Setup of run A:
## WorkingFinal
module WorkingFinal(input clk, input reset, input wire[15:0] mem_rdata, output wire[15:0] mem_addr, output wire[15:0] mem_wdata, output wire mem_we, output wire halt);
	wire[15:0] MemOut, IRout, AluOutLo, AluOutHi, ALUInA, ALUInB, ALUInC, PCin, PCout, MemAddr, OutBusB, DMRout, RegWD1;
	wire ccpcwrite, ccirwrite, ccA, ccB, ccw1;
	wire[2:0] ccC, RFinB, curstate;
	wire[3:0] opcodereg, ccaluop;
	wire[15:0] LOout,Bout, RegWD2,OutBusA,OutBusC,Aout,Cout,PCSrcIn1,AluSrcCIn1,AluSrcCIn2,AluSrcCIn3,AluSrcCIn4;
	wire wNZ, wire1, PCwrite1,ccw2,ccpcwritecond,cciord,ccmemread,ccmemwrite,ccpcinit;
	wire[1:0] ccpcsource,ccmemtoreg;
	ctrlckt  cc (clk,reset,IRout[15:12],ccw1,ccw2,ccpcwritecond,ccpcwrite,cciord,ccmemread,ccmemwrite,ccmemtoreg,ccirwrite,ccA,ccB,ccC,ccpcsource,ccaluop,ccpcinit,opcodereg,curstate);
	and(wire1,ccpcwritecond,wNZ);
	or(PCwrite1,wire1,ccpcwrite);
	Register PC (PCin,16'd0,PCout,PCwrite1,ccpcinit,clk);
	Mux2to1 IorD (cciord,PCout,LOout,MemAddr);
	assign mem_addr = MemAddr;
	assign mem_wdata = Bout;
	assign mem_we = ccmemwrite;
	assign MemOut = mem_rdata;
	assign halt = (curstate == 3'b010) && (IRout[15:13] == 3'b111);
	IRlt ir1(clk,MemOut,ccirwrite,IRout);
	Register DMR(MemOut,16'd0,DMRout,1'b1,1'b0,clk);
	Mux4to1 MemToReg(ccmemtoreg,DMRout,LOout,PCout,16'd1,RegWD1);
	Mux4to1_3bit m4to13bit (IRout[5:3],IRout[11:9],IRout[15:14],RFinB);
	RegFile rfile1 (IRout[8:6],RFinB,IRout[2:0],IRout[11:9],RegWD1,RegWD2,OutBusA,OutBusB,OutBusC,ccw1,ccw2,clk);
	Register RegAluSrcA(OutBusA,16'd0,Aout,1'b1,1'b0,clk);
	Register RegAluSrcB(OutBusB,16'd0,Bout,1'b1,1'b0,clk);
	Register RegAluSrcC(OutBusC,16'd0,Cout,1'b1,1'b0,clk);
	shiftconcat conc (PCout,IRout[11:0],PCSrcIn1);
  ...
==> flow/config.mk <==
export PLATFORM = sky130hd
export DESIGN_NAME = WorkingFinal
export DESIGN_NICKNAME = WorkingFinal
export VERILOG_FILES = /design/flow/design.v
export SDC_FILE = /design/flow/constraint.sdc
export NUM_CORES = 4
export LEC_CHECK = 0
export ABC_AREA = 1
export CAP_MARGIN = 20
export CORE_MARGIN = 2
export CORE_UTILIZATION = 69
export CTS_CLUSTER_DIAMETER = 229
export MAX_ROUTING_LAYER = met4
export PLACE_DENSITY = 0.62
export SLEW_MARGIN = 20
export TNS_END_PERCENT = 5
==> flow/constraint.sdc <==
create_clock -name core_clock -period 21.0 [get_ports {clk}]
set_input_delay 4.2000 -clock core_clock [delete_from_list [all_inputs] [get_ports {clk}]]
set_output_delay 4.2000 -clock core_clock [all_outputs]
set_load 0.01 [all_outputs]
run.sh (not shown) runs the stock make flow with config.mk's settings and CLKGATE_MAP_FILE=.
For run A, the flow was terminated by a tool error in 5_1_grt and produced no final design.
The following lists how run B was set up differently from run A:
- SETUP_SLACK_MARGIN newly set to 5.0
- PLACE_DENSITY removed (was 0.62)
- CORE_UTILIZATION changed from 69 to 58
- MAX_ROUTING_LAYER removed (was met4)
- CTS_CLUSTER_DIAMETER removed (was 229)
- ABC_AREA removed (was 1)
- the clock period (ns, I/O delays scaled along) changed from 21.0 to 30.0
Among run A and run B, the run that stopped before the end is run A, and it is the only one.
What ended run A was a tool error in 5_1_grt; the run never finished.
[compare] base=run A new=run B: number of buffers on the longest clock path neither gained nor lost much, post-placement cell count lost about 18%.
Run B — post-CTS repair timing setup buffer count 102 higher, run A as reference
[run B vs run A] placer congestion estimate: lower in run B
Area figure in the yosys stat output: run B vs run A up 5.0%
Summary of run B over run A: cell area after placement went down, fraction of the mapped netlist area in adder cells went down.
Comparing run A against run B, there is no change at all in H-tree depth.
Area of the die of run B exceeds that of run A by more than 10%.
What run C does differently from run B at the input level:
- clearing SETUP_SLACK_MARGIN, which used to be 5.0
- clearing TNS_END_PERCENT, which used to be 5
- swapping 58 for 40 in CORE_UTILIZATION
- swapping 30.0 for 29.0 in the clock period (ns, I/O delays scaled along)
Notes after the runs:
- Delta (run C minus run B): worst endpoint data arrival time up 320 ps; number of different library cells in the post-synthesis netlist comparable.
- The length of the first detailed-routing pass in iterations number comes out lower for run B vs run C.
- Run C against run B: number of vias after detailed routing decreased by 3072 relative to the old numbers, critical path depth moved down, setup slack after layout now sits lower.
- Sort run C and run B by routed length on met3 asc -> top: run C
- Against run B as the reference, run C delivers a higher fill cell total of the finished layout.
